## run P
Design Wienerfilter, start of the top module:
module Wienerfilter#(
    parameter WIDTH    = 16,
    parameter COL_NUM  = 128, 
    parameter ROW_NUM  = 2,
    localparam ADDR_DEP  =  COL_NUM * ROW_NUM,
    localparam ADDR_WID  =  $clog2(ADDR_DEP) + 'd1,
    localparam Serial_COL  =  $clog2(COL_NUM) + 'd1,
    localparam Serial_ROW  =  $clog2(ROW_NUM) + 'd1
)
(
input clk,
input rst,
input start,
input [ADDR_WID-1:0]wr_addr,
input ram_wr_en,
input [WIDTH-1:0]ram_data_in,
input  wire[7:0]rd_wiener,
input [1:0]rd_bank,
input      rd_para,
input [Serial_COL-1:0]wr_data_addr,
input ram_wr_data_en,
input [WIDTH-1:0]ram_data_wr_in,
output [WIDTH*2-1:0]DSP_ADD_DATA_o,
output reg[WIDTH*4-1:0]Wiener_data,
output reg Wiener_data_v,
output finish_cal_o,
output wire [WIDTH/2-1:0]ram_data_out_o,
output data_wr_v_o
) ;
localparam INIT      = 0,
           START     = 1, 
           READ_DATA = 2,
           WAIT_READ = 3,
           MULT_CAL  = 4,
           WAIT_CAL  = 5,
           ADD_CAL   = 6,
           DET       = 7, 
           FINISH    = 8;
reg [6:0]STATE;
reg [Serial_COL - 1:0 ]COL_cnt;
reg [Serial_ROW - 1:0 ]ROW_cnt;
reg [ADDR_WID-1:0]rd_ad_para;
reg [ADDR_WID-1:0]rd_addr;
always@(*) begin 
  rd_ad_para = rd_para? {rd_bank,rd_wiener[5:0]}:rd_addr;
end
wire [WIDTH/2-1:0]ram_data_out;
assign ram_data_out_o=ram_data_out;
wire [WIDTH-1:0]ram_data_data_out;
pmi_ram_dp
#(
  .pmi_wr_addr_depth    (ADDR_DEP ),  
  .pmi_wr_addr_width    (ADDR_WID ),  
  .pmi_wr_data_width    (WIDTH/2 ),  
  .pmi_rd_addr_depth    (ADDR_DEP ),  
  .pmi_rd_addr_width    (ADDR_WID ),  
  .pmi_rd_data_width    (WIDTH/2 ),  
  .pmi_regmode          ( "reg" ),  
  .pmi_resetmode        ("async" ),  
  .pmi_family           ("common" )   
) pmi_ram_dp_inst (
  .Data      (ram_data_in ),   
  .WrAddress (wr_addr ),   
  .RdAddress (rd_ad_para), 
  .WrClock   (clk   ),   
  .RdClock   (clk   ),   
  .WrClockEn (1 ),   
  .RdClockEn (1 ),   
  .WE        (ram_wr_en), 
  .Reset     (rst),   
  .Q         (ram_data_out )    
);
Size: roughly 7,500 cells after synthesis, about 170 I/O pins, roughly 0.17 mm² of cells after synthesis.
export LEC_CHECK = 0
export CAP_MARGIN = 10
export CORE_ASPECT_RATIO = 0.89
export CORE_MARGIN = 2
export CORE_UTILIZATION = 72
export CTS_CLUSTER_DIAMETER = 388
export CTS_CLUSTER_SIZE = 14
export HOLD_SLACK_MARGIN = 0.29
export SETUP_SLACK_MARGIN = -0.27
export SLEW_MARGIN = 40
create_clock -name core_clock -period 2.9 [get_ports {clk}]
run.sh (not shown) runs the stock make flow with config.mk's settings and CLKGATE_MAP_FILE=.
Layout checks on run P: not met. Flow itself completed; violations: setup timing.
diff inputs: run P => run F
- a deleted HOLD_SLACK_MARGIN that had been 0.29
- a change of CAP_MARGIN from 10 to 0
- a change of CTS_CLUSTER_DIAMETER from 388 to 171
- an added PLACE_DENSITY of 0.4
- a change of SLEW_MARGIN from 40 to 20
- a change of CTS_CLUSTER_SIZE from 14 to 16
- a deleted CORE_ASPECT_RATIO that had been 0.89
- a deleted SETUP_SLACK_MARGIN that had been -0.27
- an added ABC_AREA of 1
Finished, but not clean: run F, with setup timing. Data required time of the worst path is lower on run P. Area figure in the yosys stat output ended up about 4.3% higher on run F than on run P. Weighted congestion at the end of routability-driven global placement of run F exceeds that of run P by a few percent. Core utilization is higher on run P. Portion of total power attributed to the clock network in run F vs run P: down 13 points. The met3 wirelength from detailed routing in run F was lower than what run P gave. Per the comparison of run F with run P, maximum ir drop on the vdd rail up 170%; instance tally after logic synthesis up 7,337; total via count after detailed routing up 29,500; power consumption up about 50%.

---

Wienerfilter again, from the RTL that the note above started with.
clock: 3.79 ns
lec_check: 0
cap_margin: 10
core_margin: 2
core_utilization: 72
cts_cluster_diameter: 388
cts_cluster_size: 15
setup_slack_margin: 0.98
slew_margin: 20
The starting point completed and failed the layout checks on setup timing.
==> next run, changes <==
--- a/flow/config.mk
+++ b/flow/config.mk
@@ -10,5 +10,5 @@
 export CORE_UTILIZATION = 72
 export CTS_CLUSTER_DIAMETER = 388
-export CTS_CLUSTER_SIZE = 15
-export SETUP_SLACK_MARGIN = 0.98
+export CTS_CLUSTER_SIZE = 14
+export SETUP_SLACK_MARGIN = -0.27
 export SLEW_MARGIN = 20
==> flow/constraint.sdc (replaced) <==
create_clock -name core_clock -period 2.9 [get_ports {clk}]
set_input_delay 0.5800 -clock core_clock [delete_from_list [all_inputs] [get_ports {clk}]]
set_output_delay 0.5800 -clock core_clock [all_outputs]
set_load 0.01 [all_outputs]
=>
- The new run finished but failed the layout checks on setup timing
- area after synthesis is unchanged
- cell area grows by 2.4%
- register-to-register slack degrades by 1000 ps
- final cell count rises by 2.4%
- via count grows by 7.4%
- worst setup slack got worse by 1000 ps
- total power climbs by 34%
- sequential power goes up by 31%
==> next run, changes <==
==> flow/config.mk (replaced) <==
export PLATFORM = sky130hd
export DESIGN_NAME = Wienerfilter
export DESIGN_NICKNAME = Wienerfilter
export VERILOG_FILES = /design/flow/design.v
export SDC_FILE = /design/flow/constraint.sdc
export NUM_CORES = 4
export LEC_CHECK = 0
export CAP_MARGIN = 25
export CELL_PAD_IN_SITES_GLOBAL_PLACEMENT = 0
export CORE_MARGIN = 2
export CORE_UTILIZATION = 72
export CTS_CLUSTER_SIZE = 55
export GPL_ROUTABILITY_DRIVEN = 0
export HOLD_SLACK_MARGIN = -0.01
export PLACE_DENSITY_LB_ADDON = 0.0
export SETUP_SLACK_MARGIN = 0.73
export SLEW_MARGIN = 20
export TNS_END_PERCENT = 50
The changed run ended with an error in clock tree synthesis, error DPL-0033.
Synthesized cell count is unchanged.
Die size is unchanged.
Area after synthesis is unchanged.
==> next run, changes <==
==> flow/config.mk (replaced) <==
export PLATFORM = sky130hd
export DESIGN_NAME = Wienerfilter
export DESIGN_NICKNAME = Wienerfilter
export VERILOG_FILES = /design/flow/design.v
export SDC_FILE = /design/flow/constraint.sdc
export NUM_CORES = 4
export LEC_CHECK = 0
export CAP_MARGIN = 20
export CORE_MARGIN = 2
export CORE_UTILIZATION = 72
export CTS_CLUSTER_SIZE = 14
export SETUP_SLACK_MARGIN = 0.73
export SLEW_MARGIN = 20
=>
- Now the flow reached the layout checks and failed them: setup timing
- synthesized cell count is unchanged
- area after synthesis is unchanged
- die area is unchanged

---

Setup of oak:
Starting RTL as in the previous note.
clock: 5.22 ns
lec_check: 0
cap_margin: 20
core_margin: 2
core_utilization: 61
slew_margin: 20
oak finished every step from synthesis to the final layout, and the layout passed the timing, design-rule and antenna checks.
diff inputs: oak => pine
- putting CTS_CLUSTER_DIAMETER at 369 where nothing was set
- putting PLACE_DENSITY at 0.95 where nothing was set
- swapping 61 for 72 in CORE_UTILIZATION
- putting SETUP_SLACK_MARGIN at -0.3 where nothing was set
- swapping 20 for 40 in CAP_MARGIN
- putting CTS_CLUSTER_SIZE at 14 where nothing was set
- swapping 5.22 for 2.93 in the clock period (ns, I/O delays scaled along)
==> comparison <==
Status: pine FAILED at global routing (5_1_grt) (tool error). Effective utilization at floorplan: lower on oak. oak -> pine: synthesized area delta 0, exact match. Taking oak as 1.0, pine lands at 0.839 on total CTS buffers. Delta(horizontal extent of the die, pine - oak) < 0. Changes observed in pine relative to oak: last weighted congestion value of the routability-driven placer +6.3%, detailed placer's ending HPWL up 72%, die size shrank by about 15%. oak has lower number of cells upsized or downsized after cts than pine. Between oak and pine, die height decreased.
#### Input delta (birch over pine)
- a deleted PLACE_DENSITY that had been 0.95
- a change of CAP_MARGIN from 40 to 10
[summary]
On placement-stage cell area, pine and birch are neck and neck. Global placer's final weighted congestion (birch over pine): decrease, about 2.2%. Post-CTS resize count, pine and birch: smaller value in birch. birch completed end to end; final checks failed (negative setup slack). Compared birch against pine; cell count after placement within noise. Changes observed in birch relative to pine: portion of the post-synthesis area used by sequential elements shows no meaningful change; post-synthesis adder-cell area fraction shows no meaningful change. Post-CTS repair timing setup buffer count shrinks by more than a quarter when moving from pine to birch.
Here is what was changed in the inputs of maple compared with birch.
- CTS_CLUSTER_SIZE changed from 14 to 38
- CTS_CLUSTER_DIAMETER removed (was 369)
- CAP_MARGIN changed from 10 to 15
- SETUP_SLACK_MARGIN removed (was -0.3)
- the clock period (ns, I/O delays scaled along) changed from 2.93 to 4.35
--- outcome ---
maple: setup slack of the critical path after layout is 1.41 ns higher than what birch reported.
Taking maple over birch, the count of clock-buffer cells in the layout ratio works out to 1.2.
Per the comparison of maple with birch, critical path depth now larger, number of vias in the routed layout went down, flop share of the area now sits higher.
Looking at worst min-delay path class, the in -> reg result is from birch; the reg -> reg one comes from maple.
Number of buffers inserted by post-CTS setup repair ended up 48 lower on maple than on birch.
On maple: combinational share of cell area is 0.28 points higher than what birch gave.
Register-to-register setup slack on maple is up relative to birch.
maple vs birch: non-clock buffer count down
Final-layout clock-cell area share: maple vs birch up 2.2 points
The final report for maple shows a completed flow and a layout that fails verification, specifically negative setup slack.
maple: global-route usage 2.6 points below birch
The following lists how cedar was set up differently from maple:
- a deleted CTS_CLUSTER_SIZE that had been 38
- a change of CAP_MARGIN from 15 to 20
- a change of CORE_UTILIZATION from 72 to 45
- a change of the clock period (ns, I/O delays scaled along) from 4.35 to 5.22
## What came out
- cedar was carried through to the last stage, and its layout satisfied the timing, design-rule and antenna checks.
- met2 wire length down 18% in cedar wrt maple
- Final area essentially unchanged between maple and cedar.
- Sequential cell area share essentially unchanged between maple and cedar.
- Comparing proportion of power drawn by combinational gates for maple and cedar, the bigger number came from maple.

---

Wienerfilter again, from the RTL that the note above started with.
clock: 2.9 ns
lec_check: 0
cap_margin: 10
core_aspect_ratio: 0.89
core_margin: 2
core_utilization: 72
cts_cluster_diameter: 388
cts_cluster_size: 14
hold_slack_margin: 0.29
setup_slack_margin: 0.75
slew_margin: 40
tns_end_percent: 5
The starting point finished but fails on negative setup slack.
Change:
CAP_MARGIN = 20   (was 10)
CORE_ASPECT_RATIO = not set   (was 0.89)
CORE_UTILIZATION = 14   (was 72)
CTS_CLUSTER_DIAMETER = not set   (was 388)
CTS_CLUSTER_SIZE = not set   (was 14)
HOLD_SLACK_MARGIN = not set   (was 0.29)
SETUP_SLACK_MARGIN = not set   (was 0.75)
SLEW_MARGIN = 20   (was 40)
TNS_END_PERCENT = not set   (was 5)
clock period = 6.36 ns   (was 2.9 ns; I/O delays follow)
The new run finished with antenna violations left. Total power goes down by well over a third. Die area grows to 5.1 times its value. Wire length came out lower by roughly a tenth. Cell count came out higher by well over a third. Worst hold slack gains 76 ps.
Change:
CORE_UTILIZATION = 72   (was 14)
clock period = 2.9 ns   (was 6.36 ns; I/O delays follow)
The changed run finished but fails on negative setup slack.
Maximum frequency rises by 16%.
Final area drops by about 2%.
Area after synthesis stays the same.
First-iteration DRC count goes up to 2.7 times its value.
Die area decreases by about 80%.
Change:
CTS_CLUSTER_DIAMETER = 71   (was not set)
CTS_CLUSTER_SIZE = 15   (was not set)
SETUP_SLACK_MARGIN = 0.98   (was not set)
clock period = 3.79 ns   (was 2.9 ns; I/O delays follow)
After rerunning: The changed run completed, yet does not pass: negative setup slack. Register-to-register slack is better by 1100 ps. Total power went down by 32%. Critical path depth drops by 1. Cell count went down by 4.2%. Design area went down by 3.9%. Sequential share of layout area climbs by 2.6 points. Setup slack gets better by 1100 ps. Wire length went down by 15%.
Change:
CORE_UTILIZATION = 51   (was 72)
CTS_CLUSTER_DIAMETER = not set   (was 71)
CTS_CLUSTER_SIZE = not set   (was 15)
SETUP_SLACK_MARGIN = not set   (was 0.98)
clock period = 3.17 ns   (was 3.79 ns; I/O delays follow)
What happened: The new run finished but failed the layout checks on negative setup slack; final area grows by a few percent; routed wire length shrinks by about a fifth; final cell count grows by about a fifth; register-to-register slack loses 680 ps.
Change:
CAP_MARGIN = 40   (was 20)
CORE_UTILIZATION = 72   (was 51)
CTS_CLUSTER_DIAMETER = 71   (was not set)
CTS_CLUSTER_SIZE = 15   (was not set)
HOLD_SLACK_MARGIN = -0.09   (was not set)
SETUP_SLACK_MARGIN = 0.98   (was not set)
clock period = 3.79 ns   (was 3.17 ns; I/O delays follow)
=>
- Now the flow died in clock tree synthesis on DPL-0033
- synthesized area does not change
- die area is lower by a quarter to a third
- synthesized cell count does not change

---

## willow
Wienerfilter again, from the RTL that the note above started with.
make LEC_CHECK=0 CAP_MARGIN=25 CELL_PAD_IN_SITES_GLOBAL_PLACEMENT=1 CORE_MARGIN=2 CORE_UTILIZATION=63 GPL_ROUTABILITY_DRIVEN=0 HOLD_SLACK_MARGIN=-0.01 PLACE_DENSITY_LB_ADDON=0.0 SETUP_SLACK_MARGIN=0.32 SLEW_MARGIN=20 TNS_END_PERCENT=50 finish   # period 4.11 ns
The final report for willow shows a completed flow and a layout that fails verification, specifically setup timing.
#### Input delta (lagoon over willow)
Settings: changing CELL_PAD_IN_SITES_GLOBAL_PLACEMENT from 1 to 0; setting CTS_CLUSTER_SIZE to 25 for the first time; removing PLACE_DENSITY_LB_ADDON (formerly 0.0); changing SETUP_SLACK_MARGIN from 0.32 to 1.06; setting PLACE_DENSITY to 0.43 for the first time; changing CAP_MARGIN from 25 to 0; changing CORE_UTILIZATION from 63 to 72; changing the clock period (ns, I/O delays scaled along) from 4.11 to 3.72.
==> results <==
- lagoon ran in full, but the layout does not pass; the checks complain about setup timing.
- lagoon vs willow — post-CTS resize count climbed by more than 100%
- From willow to lagoon the numbers moved as follows: final worst setup slack now sits lower, effective utilization at floorplan now sits higher.
#### Input delta (nickel over lagoon)
Settings: CAP_MARGIN changed from 0 to 25; PLACE_DENSITY removed (was 0.43); CTS_CLUSTER_SIZE removed (was 25); SETUP_SLACK_MARGIN changed from 1.06 to 0.32; CORE_UTILIZATION changed from 72 to 56; the clock period (ns, I/O delays scaled along) changed from 3.72 to 4.28.
--- outcome ---
- lagoon had finished all stages when the layout checks came back failing, citing setup timing.
- nickel had finished all stages when the layout checks came back failing, citing setup timing.
- On register fraction of the total cell area: between lagoon and nickel, it ends up lower for lagoon.
- For nickel, the worst setup path startpoint was pmi_mult_dsp.a_q[3], unlike lagoon, where it was pmi_mult_dsp.a_q[2].
- nickel has more setup slack than lagoon.
- [compare] base=lagoon new=nickel: total leakage power decreased by 2.3 nW relative to the old numbers; clock skew saw a decrease; switching share of power went down.
- Run comparison: lagoon classification of the worst-slack hold path primary input to flop; nickel classification of the worst-slack hold path primary input to asynchronous set/reset pin
- Against lagoon, nickel comes in 36 lower on initial antenna violation count.
- Die size ended up 28% higher on nickel than on lagoon.
- Between lagoon and nickel, the flow reports number of clock buffers in the layout increasing by a few percent.
- Of nickel and lagoon, it is nickel that has the lower reported combinational group power.

---

v21:
Wienerfilter again, from the RTL that the note above started with.
Settings: LEC_CHECK=0, CAP_MARGIN=0, CELL_PAD_IN_SITES_DETAIL_PLACEMENT=0, CORE_ASPECT_RATIO=1.48, CORE_MARGIN=10, CORE_UTILIZATION=45, CTS_CLUSTER_SIZE=86, GPL_ROUTABILITY_DRIVEN=1, GPL_TIMING_DRIVEN=1, MAX_ROUTING_LAYER=met4, PLACE_DENSITY=0.72, SLEW_MARGIN=35; clock period 8.66 ns.
Having completed the whole flow, v21 delivered a layout that passed the timing, design-rule and antenna checks.
### v21 -> v22
Settings: CTS_CLUSTER_SIZE: 86 -> unset; MAX_ROUTING_LAYER: met4 -> unset; PLACE_DENSITY_LB_ADDON: unset -> 0.2; GPL_TIMING_DRIVEN: 1 -> unset; GPL_ROUTABILITY_DRIVEN: 1 -> unset; PLACE_DENSITY: 0.72 -> unset; CORE_ASPECT_RATIO: 1.48 -> 1.67; ABC_AREA: unset -> 1; CORE_MARGIN: 10 -> 2; CORE_UTILIZATION: 45 -> 56; SLEW_MARGIN: 35 -> 0; CELL_PAD_IN_SITES_DETAIL_PLACEMENT: 0 -> unset; the clock period (ns, I/O delays scaled along): 8.66 -> 3.72.
==> results <==
Summary of v22 over v21: highest clock frequency the design can meet increased by about 26% relative to the old numbers, post-layout instance count excluding filler cells +about 50%. Cell depth of the worst hold path, v22 and v21: larger value in v22. v22 finished all stages; layout check result: FAIL, due to negative setup slack.
Power is estimated from default activity; no workload was simulated.
